// Risc_16_bit
module Risc_16_bit(
 input clk,
 input rst,
 output [15:0] imem_addr,
 input  [15:0] imem_data,
 output        dmem_we,
 output [2:0]  dmem_addr,
 output [15:0] dmem_wdata
);
 wire jump,bne,beq,mem_read,mem_write,alu_src,reg_dst,mem_to_reg,reg_write;
 wire[1:0] alu_op;
 wire [3:0] opcode;
 Datapath_Unit DU
 (
  .clk(clk),
  .rst(rst),
  .imem_addr(imem_addr),
  .imem_data(imem_data),
  .trace_we(dmem_we),
  .trace_addr(dmem_addr),
  .trace_wdata(dmem_wdata),
  .jump(jump),
  .beq(beq),
  .mem_read(mem_read),
  .mem_write(mem_write),
  .alu_src(alu_src),
  .reg_dst(reg_dst),
  .mem_to_reg(mem_to_reg),
  .reg_write(reg_write),
  .bne(bne),
  .alu_op(alu_op),
  .opcode(opcode)
 );
 Control_Unit control
 (
  .opcode(opcode),
  .reg_dst(reg_dst),
  .mem_to_reg(mem_to_reg),
  .alu_op(alu_op),
  .jump(jump),
  .bne(bne),
  .beq(beq),
  .mem_read(mem_read),
  .mem_write(mem_write),
  .alu_src(alu_src),
  .reg_write(reg_write)
 );
endmodule
Size in the first run: ~2400 cells after synthesis, ~290 flip-flops, roughly 54 I/O pins.
Settings: LEC_CHECK=0, ABC_AREA=1, CAP_MARGIN=40, CORE_ASPECT_RATIO=0.5, CORE_MARGIN=2, CORE_UTILIZATION=72, CTS_CLUSTER_DIAMETER=397, CTS_CLUSTER_SIZE=97, SETUP_SLACK_MARGIN=0.08, SLEW_MARGIN=20; clock period 1.3 ns.
run.sh (not shown) runs the stock make flow with config.mk's settings and CLKGATE_MAP_FILE=.
The baseline did not get past clock tree synthesis (4_1_cts) on DPL-0038.
Change:
- ABC_AREA: 1 -> not set
- CAP_MARGIN: 40 -> 20
- CORE_ASPECT_RATIO: 0.5 -> not set
- CORE_UTILIZATION: 72 -> 65
- CTS_CLUSTER_DIAMETER: 397 -> not set
- CTS_CLUSTER_SIZE: 97 -> not set
- SETUP_SLACK_MARGIN: 0.08 -> not set
- clock period: 1.3 -> 5.5 ns (I/O delays scaled with it)
=> This time the run completed and failed the layout checks on setup timing; die size is higher by roughly a tenth; synthesized cell count is lower by about a fifth; area after synthesis is higher by a few percent.
Change:
- CORE_UTILIZATION: 65 -> 71
- CTS_CLUSTER_SIZE: not set -> 97
- clock period: 5.5 -> 6.7 ns (I/O delays scaled with it)
With this change the flow produced a clean layout.
Core utilization goes down by 4.5 points.
Sequential power goes down by about 19%.
Via count goes down by about 17%.
Power goes down by 30%.
Change:
- CORE_UTILIZATION: 71 -> 64
- CTS_CLUSTER_SIZE: 97 -> not set
- SETUP_SLACK_MARGIN: not set -> 1.18
- clock period: 6.7 -> 4.3 ns (I/O delays scaled with it)
Result: The changed run died in global routing (5_1_grt); synthesized cell count does not change; area after synthesis stays the same; die area came out higher by about 11%.
Change:
- CORE_UTILIZATION: 64 -> 72
- PLACE_DENSITY: not set -> 0.4
- SETUP_SLACK_MARGIN: 1.18 -> not set
- clock period: 4.3 -> 6.7 ns (I/O delays scaled with it)
After rerunning: The changed run completed with no timing, DRC or antenna violations; die size fell by 11%; synthesized area does not change; synthesized cell count is unchanged.
Change:
- CORE_UTILIZATION: 72 -> 58
- PLACE_DENSITY: 0.4 -> not set
- clock period: 6.7 -> 4.97 ns (I/O delays scaled with it)
What happened:
- With this change the flow completed, yet does not pass: setup timing
- sequential share of layout area came out lower by 6.3 points
- clock skew came out lower by 0.0076 ns
- power came out higher by 55%
- first-iteration DRC count came out lower by 17%
- global-route usage came out lower by 7.1 points

* * *

== P ==
Risc_16_bit again, from the RTL that the note above started with.
clock: 3.51 ns
lec_check: 0
abc_area: 1
cap_margin: 20
core_aspect_ratio: 0.94
core_margin: 2
core_utilization: 65
cts_cluster_diameter: 373
cts_cluster_size: 98
place_density: 0.4
slew_margin: 20
tns_end_percent: 10
Run status, P: aborted in global routing (5_1_grt), error GRT-0232
The inputs of Q differ from those of P as listed below.
Settings: clearing CTS_CLUSTER_DIAMETER, which used to be 373; clearing PLACE_DENSITY, which used to be 0.4; swapping 65 for 46 in CORE_UTILIZATION; clearing TNS_END_PERCENT, which used to be 10; clearing ABC_AREA, which used to be 1; clearing CORE_ASPECT_RATIO, which used to be 0.94; clearing CTS_CLUSTER_SIZE, which used to be 98; swapping 3.51 for 6.33 in the clock period (ns, I/O delays scaled along).
### Flow results
- Q closes out successfully: all stages finished, all timing, DRC and antenna checks passed.
- Relative to P, the number of cells produced by synthesis measured on Q has decreased by more than 10%.
- Going from P to Q, the y dimension of the die was found to have gone up by 24%.
- The arithmetic-cell share of the synthesized area counting full adders, half adders and majority gates on Q is in line with that on P.
- The lower count of H-tree levels built during CTS came out of P.
- Looking at netlist area before placement across both flows, Q is the weaker of the two, with P ahead.
- On yosys stat cell total: between Q and P, it ends up lower for Q.
- Q: count of distinct cell types in the synthesized netlist is about 75% higher than what P reported.
- Relative to P, number of gates given a new drive strength after cts decreased by 140 in Q.
- Floorplan check, Q vs P: die outline larger in Q
- Of Q and P, P shows the lower width of the chip, with Q above it.
- Post-CTS setup repair buffer count in Q is 25 below P.
Input changes introduced in R (baseline for comparison: Q):
Settings: changing CORE_UTILIZATION from 46 to 65; setting SETUP_SLACK_MARGIN to 0.72 for the first time; changing the clock period (ns, I/O delays scaled along) from 6.33 to 5.64.
Results
Status(R) = ERROR, stage = global routing (5_1_grt). Compared with Q, in R placed wire-length estimate grew by about 2%; cell resize tally after clock tree synthesis went up 203. Floorplan utilization: R vs Q up 19 points. Compared with Q, R shows a area of the die that is 29% lower.
Modified inputs, S compared to R
Settings: CORE_UTILIZATION: 65 -> 70; SETUP_SLACK_MARGIN: 0.72 -> unset; ABC_AREA: unset -> 1; the clock period (ns, I/O delays scaled along): 5.64 -> 2.14.
==> comparison <==
- Post-synthesis compound-gate area fraction in S is 0.97 points above R.
- Of S and R, not a single run came through the flow clean.
- No final results exist for R, since it was stopped by error GRT-0116 during global routing (5_1_grt).
- S | ERROR | clock tree synthesis (4_1_cts)
- S against R; area reported by Yosys stat is down by a few percent.
- S against R; number of instances in the synthesized netlist is up by more than a quarter.
diff inputs: S => T
Settings: CORE_UTILIZATION: 70 -> 54; ABC_AREA: 1 -> unset; SETUP_SLACK_MARGIN: unset -> 1.18; the clock period (ns, I/O delays scaled along): 2.14 -> 4.3.
## What came out
T -> stages 100% | layout checks FAIL | negative setup slack. Going from S to T, the post-synthesis xor/xnor area fraction was found to have gone up by 0.31 points. Going from S to T, placer's final routability congestion estimate lower, area figure in the yosys stat output higher, area of the mapped netlist higher.

* * *

## lagoon
Risc_16_bit again, from the RTL that the note above started with.
clock: 1.3 ns
lec_check: 0
abc_area: 1
cap_margin: 40
core_aspect_ratio: 0.5
core_margin: 2
core_utilization: 72
cts_cluster_diameter: 397
cts_cluster_size: 97
setup_slack_margin: 0.08
slew_margin: 35
tns_end_percent: 5
lagoon did not finish: a tool error stopped it during clock tree synthesis (4_1_cts).
> inputs changed (lagoon -> zinc)
==> flow/config.mk <==
export PLATFORM = sky130hd
export DESIGN_NAME = Risc_16_bit
export DESIGN_NICKNAME = Risc_16_bit
export VERILOG_FILES = /design/flow/design.v
export SDC_FILE = /design/flow/constraint.sdc
export NUM_CORES = 4
export LEC_CHECK = 0
export ABC_AREA = 1
export CAP_MARGIN = 20
export CORE_MARGIN = 2
export CORE_UTILIZATION = 63
export SLEW_MARGIN = 20
==> flow/constraint.sdc <==
create_clock -name core_clock -period 2.63 [get_ports {clk}]
set_input_delay 0.5260 -clock core_clock [delete_from_list [all_inputs] [get_ports {clk}]]
set_output_delay 0.5260 -clock core_clock [all_outputs]
set_load 0.01 [all_outputs]
Findings:
Looking at minimum setup slack after placement, zinc sits 1330 ps above lagoon. What ended zinc was a tool error in global routing (5_1_grt); the run never finished. Measured against zinc, the row count of lagoon comes out at 0.65 times the reference value. In the floorplan summary, zinc is listed with a die area greater than that of lagoon. Reported for zinc and lagoon, floorplan net count turned out identical to the last digit.

* * *

Risc_16_bit again, from the RTL that the note above started with.
Settings: LEC_CHECK=0, CAP_MARGIN=40, CELL_PAD_IN_SITES_GLOBAL_PLACEMENT=0, CORE_MARGIN=2, CORE_UTILIZATION=68, CTS_CLUSTER_DIAMETER=213, GPL_ROUTABILITY_DRIVEN=0, GPL_TIMING_DRIVEN=1, SETUP_SLACK_MARGIN=0.26, SLEW_MARGIN=20, TNS_END_PERCENT=70; clock period 5.23 ns.
The baseline stopped in 5_1_grt.
Edit:
- CORE_UTILIZATION: 68 -> 65
- CTS_CLUSTER_DIAMETER: 213 -> default
- SETUP_SLACK_MARGIN: 0.26 -> -0.18
The new run ran to the end with violations: negative setup slack.
Die area rises by a few percent.
Synthesized area is unchanged.
Synthesized cell count is unchanged.
Edit:
- CAP_MARGIN: 40 -> 20
- CELL_PAD_IN_SITES_GLOBAL_PLACEMENT: 0 -> default
- CORE_UTILIZATION: 65 -> 72
- GPL_ROUTABILITY_DRIVEN: 0 -> default
- GPL_TIMING_DRIVEN: 1 -> default
- SETUP_SLACK_MARGIN: -0.18 -> default
- TNS_END_PERCENT: 70 -> default
- clock period: 5.23 -> 2.25 ns (I/O delays scaled with it)
Outcome: This time the run failed in 4_1_cts, error DPL-0038. Synthesized area is unchanged. Die area shrinks by 9.5%. Synthesized cell count stays the same.
Edit:
- CORE_UTILIZATION: 72 -> 40
- clock period: 2.25 -> 6.33 ns (I/O delays scaled with it)
Effect: Now the flow went through all stages and came out clean; area after synthesis is unchanged; synthesized cell count does not change; die area is higher by well over a third.

* * *

Setup of build 36:
Risc_16_bit again, from the RTL that the note above started with.
export LEC_CHECK = 0
export CAP_MARGIN = 40
export CELL_PAD_IN_SITES_GLOBAL_PLACEMENT = 0
export CORE_MARGIN = 2
export CORE_UTILIZATION = 67
export CTS_CLUSTER_DIAMETER = 205
export GPL_ROUTABILITY_DRIVEN = 0
export GPL_TIMING_DRIVEN = 1
export SETUP_SLACK_MARGIN = 0.07
export SLEW_MARGIN = 20
export TNS_END_PERCENT = 70
create_clock -name core_clock -period 5.23 [get_ports {clk}]
Although it ran to completion, build 36 produced a layout that fails the final checks because of setup timing.
> inputs changed (build 36 -> build 69)
--- a/flow/config.mk
+++ b/flow/config.mk
@@ -8 +8 @@
-export CAP_MARGIN = 40
+export CAP_MARGIN = 0
@@ -11,2 +11,2 @@
-export CORE_UTILIZATION = 67
-export CTS_CLUSTER_DIAMETER = 205
+export CORE_UTILIZATION = 68
+export CTS_CLUSTER_DIAMETER = 227
@@ -15 +15,2 @@
-export SETUP_SLACK_MARGIN = 0.07
+export MAX_ROUTING_LAYER = met4
+export SETUP_SLACK_MARGIN = 0.16
[summary]
No final results exist for build 69, since it was stopped by error GRT-0232 during global routing (5_1_grt).
Status: placed cell area parity (build 69, build 36)
From build 36 to build 69 the numbers moved as follows: count of buffers added by post-CTS timing repair for setup increased by 8 relative to the old numbers; adder and majority gate portion of the synthesized area held; synthesized area was more or less identical; mean cell area of the mapped netlist ~0 delta.
Delta (build 69 minus build 36): synthesized cell count has remained practically unchanged; starting utilization of the core area up 0.56 points; die size now smaller; placed wire-length estimate saw a decrease; floorplan core area now sits lower.
Setup changes, build 69 to build 87
==> flow/config.mk <==
export PLATFORM = sky130hd
export DESIGN_NAME = Risc_16_bit
export DESIGN_NICKNAME = Risc_16_bit
export VERILOG_FILES = /design/flow/design.v
export SDC_FILE = /design/flow/constraint.sdc
export NUM_CORES = 4
export LEC_CHECK = 0
export CAP_MARGIN = 20
export CORE_MARGIN = 2
export CORE_UTILIZATION = 68
export CTS_CLUSTER_DIAMETER = 206
export CTS_CLUSTER_SIZE = 24
export SLEW_MARGIN = 20
==> flow/constraint.sdc <==
create_clock -name core_clock -period 5.56 [get_ports {clk}]
set_input_delay 1.1120 -clock core_clock [delete_from_list [all_inputs] [get_ports {clk}]]
set_output_delay 1.1120 -clock core_clock [all_outputs]
set_load 0.01 [all_outputs]
==> comparison <==
- Build 87: complete, dirty (setup timing)
- As far as post-synthesis share of cell area spent on and-or and or-and gates goes, build 69 and build 87 are indistinguishable; the numbers are identical.
- NOTE post-detailed-placement half-perimeter wirelength build 69->build 87 increased by a few percent
- Diff build 69 -> build 87 | post-detailed-placement cell area | increase of 0.86%
- Diff build 69 -> build 87: number of H-tree levels held; cell count after placement now larger; multiplexer area fraction after synthesis has remained practically unchanged.
- Build 87 ends up with a post-place setup slack that is 0.0099 ns higher than in build 69.
- Build 87 ended up with a lower post-CTS repair timing setup buffer count than build 69 did.
- As far as standard-cell row count goes, build 87 and build 69 are indistinguishable; the numbers are identical.
- Taking build 87 over build 69, the number of gates given a new drive strength after cts ratio works out to 0.50.
- TritonCTS sink count came out exactly the same in build 87 and build 69.
Input-level comparison between build 54 and build 87:
--- a/flow/config.mk
+++ b/flow/config.mk
@@ -10,3 +10,2 @@
-export CORE_UTILIZATION = 68
-export CTS_CLUSTER_DIAMETER = 206
-export CTS_CLUSTER_SIZE = 24
+export CORE_UTILIZATION = 65
+export HOLD_SLACK_MARGIN = -0.09
==> flow/constraint.sdc <==
create_clock -name core_clock -period 5.0 [get_ports {clk}]
set_input_delay 1.0000 -clock core_clock [delete_from_list [all_inputs] [get_ports {clk}]]
set_output_delay 1.0000 -clock core_clock [all_outputs]
set_load 0.01 [all_outputs]
## What came out
No crash in build 54: every stage finished, but the layout fails its final checks due to setup timing. Area of the core (build 54 vs. build 87) increases by a few percent. Re insertion delay at the late pin of the worst-skew pair: build 87 was lower than build 54. The core of build 54 is more densely filled than that of build 87. Comparing build 54 and build 87, worst hold slack is lower on build 54. Build 87 has lower number of inserted diodes than build 54. Looking at total power density per cell area, build 54 sits about 21% higher than build 87 does.

* * *

## job 7517
Starting RTL as in the previous note.
clock: 5.23 ns
lec_check: 0
cap_margin: 40
cell_pad_in_sites_global_placement: 0
core_margin: 2
core_utilization: 70
cts_cluster_diameter: 222
cts_cluster_size: 24
gpl_routability_driven: 0
gpl_timing_driven: 1
setup_slack_margin: -0.18
slew_margin: 20
tns_end_percent: 70
Flow for job 7517 halted at global routing (5_1_grt), error code GRT-0232.
Inputs modified between job 7517 and job 8141:
- CTS_CLUSTER_SIZE: 24 -> unset
- CTS_CLUSTER_DIAMETER: 222 -> 198
- TNS_END_PERCENT: 70 -> 5
- SETUP_SLACK_MARGIN: -0.18 -> 0.12
- MAX_ROUTING_LAYER: unset -> met4
- CORE_UTILIZATION: 70 -> 29
- the clock period (ns, I/O delays scaled along): 5.23 -> 2.88
### Flow results
- The flow for job 8141 finished, though final verification flagged negative setup slack.
- Compared job 8141 vs job 7517, and number of buffers inserted during clock tree synthesis is up in job 8141.
- Synthesized instance count: job 7517 vs job 8141, no meaningful difference
- NOTE area of the die job 7517->job 8141 increased by more than 100%
- Cell area after synthesis: job 7517 vs job 8141 identical
- For the area inside the core boundary, job 8141 came in 39,000 sq um higher than job 7517 did.
- Taking job 7517 as the reference, in job 8141 number of buffers inserted to repair setup after CTS picked up an extra 4; placement-stage worst setup slack moved down; chip area line of the yosys report ~0 delta; post-placement cell count now sits higher; height of the chip grew by 54%.
Input-level comparison between job 176 and job 8141:
- swapping 29 for 65 in CORE_UTILIZATION
- swapping 0 for 1 in GPL_ROUTABILITY_DRIVEN
- clearing MAX_ROUTING_LAYER, which used to be met4
- swapping 0.12 for -0.18 in SETUP_SLACK_MARGIN
- clearing CTS_CLUSTER_DIAMETER, which used to be 198
- swapping 5 for 70 in TNS_END_PERCENT
- swapping 2.88 for 3.56 in the clock period (ns, I/O delays scaled along)
Findings:
- Job 176 never completed; the flow aborted with a tool error in global routing (5_1_grt).
- Job 176: initial cell density of the core higher than job 8141
- Re clock sink count: no difference whatsoever between job 176 and job 8141.
- Between job 8141 and job 176, the flow reports area of placed instances decreasing by a few percent.
- Worst-case setup slack after placement (higher): job 176
- Going from job 8141 to job 176, the die area was shrunk.
Power and IR drop assume default switching activity.
